==> violet: inputs <==
==> flow/design.v <==
module pokey_advanced (
    input clk,               
    input enable_179mhz,     
    input reset_n,           
    input [3:0] addr,        
    input [7:0] din,         
    input we,                
    output reg audio_pwm     
);
    reg [7:0] audf [0:3];  
    reg [7:0] audc [0:3];  
    reg [7:0] audctl;      
    reg [3:0]  poly4;
    reg [4:0]  poly5;
    reg [16:0] poly17; 
    reg [15:0] counter [0:3]; 
    reg [3:0]  chan_out;    
    reg [4:0] count_64k;    
    reg [6:0] count_15k;    
    reg tick_64khz;
    reg tick_15khz;
    always @(posedge clk) begin
        tick_64khz <= 0;
        tick_15khz <= 0;
        if (!reset_n) begin
            count_64k <= 0;
            count_15k <= 0;
        end else if (enable_179mhz) begin
            if (count_64k == 27) begin  
                count_64k <= 0;
                tick_64khz <= 1;
            end else begin
                count_64k <= count_64k + 1;
            end
            if (count_15k == 113) begin  
                count_15k <= 0;
                tick_15khz <= 1;
            end else begin
                count_15k <= count_15k + 1;
            end
        end
    end
    always @(posedge clk) begin
        if (!reset_n) begin
            audctl <= 0;
            audc[0]<=0; audc[1]<=0; audc[2]<=0; audc[3]<=0;
            audf[0]<=0; audf[1]<=0; audf[2]<=0; audf[3]<=0;
        end else if (we) begin
            case (addr)
                0: audf[0] <= din;
                1: audc[0] <= din;
                2: audf[1] <= din;
                3: audc[1] <= din;
                4: audf[2] <= din;
                5: audc[2] <= din;
                6: audf[3] <= din;
                7: audc[3] <= din;
                8: audctl <= din;
            endcase
        end
    end
    wire p4_next = !(poly4[3] ^ poly4[2]);
    wire p5_next = !(poly5[4] ^ poly5[2]);
    wire p17_next = !(poly17[16] ^ poly17[4]);
    always @(posedge clk) begin
        if (!reset_n) begin
            poly4 <= 4'b1011;
            poly5 <= 5'b10101;
            poly17 <= 17'b10101010101010101;
        end else if (enable_179mhz) begin
            poly4 <= {poly4[2:0], p4_next};
            poly5 <= {poly5[3:0], p5_next};
            poly17 <= {poly17[15:0], p17_next};
        end
    end
    wire link_12 = audctl[4];
    wire link_34 = audctl[3];
    wire use_15khz = audctl[0];  
    integer i;
    reg channel_tick;  
    always @(posedge clk) begin
        if (!reset_n) begin
            counter[0] <= 0; counter[1] <= 0; counter[2] <= 0; counter[3] <= 0;
            chan_out <= 0;
        end else
        for (i=0; i<4; i=i+1) begin
            channel_tick = (use_15khz) ? tick_15khz : tick_64khz;
            if (i == 0 && audctl[6]) channel_tick = enable_179mhz;
            if (i == 2 && audctl[5]) channel_tick = enable_179mhz;
            if (channel_tick) begin
                if (!((i==1 && link_12) || (i==3 && link_34))) begin
                    if (counter[i] == 0) begin
                        if (i==0 && link_12) 
                            counter[i] <= {audf[1], audf[0]}; 
                        else if (i==2 && link_34) 
                            counter[i] <= {audf[3], audf[2]}; 
                        else 
                            counter[i] <= audf[i];
                        case (audc[i][7:5])
                            3'b000: chan_out[i] <= poly17[16] && poly5[4];  
                            3'b001: chan_out[i] <= poly5[4];                
                            3'b010: chan_out[i] <= poly17[16] && poly5[4]; 
                            3'b011: chan_out[i] <= poly5[4];               
                            3'b100: chan_out[i] <= poly17[16];              
                            3'b101: chan_out[i] <= ~chan_out[i];            
                            3'b110: chan_out[i] <= poly17[16];             
                            3'b111: chan_out[i] <= ~chan_out[i];            
                        endcase
                    end else begin
                        counter[i] <= counter[i] - 1;
                    end
                end
            end
        end
    end
    reg [5:0] mixed_audio; 
    integer k;
    always @(*) begin
        mixed_audio = 0;
        for (k=0; k<4; k=k+1) begin
            if (chan_out[k]) begin
                mixed_audio = mixed_audio + audc[k][3:0];
            end
        end
    end
    reg [5:0] pwm_counter;
    always @(posedge clk) begin
        if (!reset_n) begin
            pwm_counter <= 0;
            audio_pwm <= 0;
        end else begin
            pwm_counter <= pwm_counter + 1;
            audio_pwm <= (pwm_counter < mixed_audio);
        end
    end
endmodule
==> flow/run.sh <==
#!/bin/bash
# the make line also repeats each setting of config.mk as NAME=value (left out here)
make -C /OpenROAD-flow-scripts/flow DESIGN_CONFIG=/design/flow/config.mk WORK_HOME=/design/flow/orfs CLKGATE_MAP_FILE= finish
==> flow/config.mk <==
export PLATFORM = sky130hd
export DESIGN_NAME = pokey_advanced
export DESIGN_NICKNAME = pokey_advanced
export VERILOG_FILES = /design/flow/design.v
export SDC_FILE = /design/flow/constraint.sdc
export NUM_CORES = 4
export LEC_CHECK = 0
export ABC_AREA = 0
export CAP_MARGIN = 35
export CELL_PAD_IN_SITES_GLOBAL_PLACEMENT = 1
export CORE_ASPECT_RATIO = 0.88
export CORE_MARGIN = 7
export CORE_UTILIZATION = 18
export CTS_CLUSTER_SIZE = 52
export GPL_ROUTABILITY_DRIVEN = 0
export GPL_TIMING_DRIVEN = 0
export MAX_ROUTING_LAYER = met5
export MIN_ROUTING_LAYER = met1
export PLACE_DENSITY_LB_ADDON = 0.15
export SETUP_SLACK_MARGIN = 0.4
export SLEW_MARGIN = 10
==> flow/constraint.sdc <==
create_clock -name core_clock -period 3.75 [get_ports {clk}]
set_input_delay 0.7500 -clock core_clock [delete_from_list [all_inputs] [get_ports {clk}]]
set_output_delay 0.7500 -clock core_clock [all_outputs]
set_load 0.01 [all_outputs]
==> pepper (differences from violet) <==
- ABC_AREA: 0 -> unset
- CAP_MARGIN: 35 -> 20
- CELL_PAD_IN_SITES_GLOBAL_PLACEMENT: 1 -> unset
- CORE_ASPECT_RATIO: 0.88 -> unset
- CORE_MARGIN: 7 -> 2
- CORE_UTILIZATION: 18 -> 66
- CTS_CLUSTER_SIZE: 52 -> unset
- GPL_ROUTABILITY_DRIVEN: 0 -> unset
- GPL_TIMING_DRIVEN: 0 -> unset
- MAX_ROUTING_LAYER: met5 -> unset
- MIN_ROUTING_LAYER: met1 -> unset
- PLACE_DENSITY_LB_ADDON: 0.15 -> unset
- SETUP_SLACK_MARGIN: 0.4 -> unset
- SLEW_MARGIN: 10 -> 20
==> flow/constraint.sdc (replaced) <==
create_clock -name core_clock -period 3.95 [get_ports {clk}]
set_input_delay 0.7900 -clock core_clock [delete_from_list [all_inputs] [get_ports {clk}]]
set_output_delay 0.7900 -clock core_clock [all_outputs]
set_load 0.01 [all_outputs]
==> onyx (differences from violet) <==
- ABC_AREA: 0 -> 1
- CAP_MARGIN: 35 -> 0
- CELL_PAD_IN_SITES_GLOBAL_PLACEMENT: 1 -> unset
- CORE_ASPECT_RATIO: 0.88 -> 1.27
- CORE_MARGIN: 7 -> 2
- CORE_UTILIZATION: 18 -> 72
- CTS_CLUSTER_DIAMETER: unset -> 129
- CTS_CLUSTER_SIZE: 52 -> 29
- GPL_ROUTABILITY_DRIVEN: 0 -> unset
- GPL_TIMING_DRIVEN: 0 -> unset
- SETUP_SLACK_MARGIN: 0.4 -> 0.82
- SLEW_MARGIN: 10 -> 20
==> flow/constraint.sdc (replaced) <==
create_clock -name core_clock -period 2.89 [get_ports {clk}]
set_input_delay 0.5780 -clock core_clock [delete_from_list [all_inputs] [get_ports {clk}]]
set_output_delay 0.5780 -clock core_clock [all_outputs]
set_load 0.01 [all_outputs]
==> summary of the runs <==
Between pepper and onyx, the lower worst hold slack is in onyx (gap 31 ps).
Power, lowest first: pepper, violet, onyx.
Non-clock buffer count: violet > onyx > pepper.
Against onyx, the sequential share of layout area of pepper is higher by 2.4 points.
Between pepper and onyx, the lower combinational power is in pepper (gap about 70%, measured against onyx).
violet finished with negative setup slack left. pepper produced a layout that fails on negative setup slack. onyx ran to the end with violations: negative setup slack.
Via count: onyx > pepper > violet.
The highest core utilization belongs to onyx, the lowest to violet.
Worst setup slack: violet < onyx < pepper.
Power and IR drop assume default switching activity.
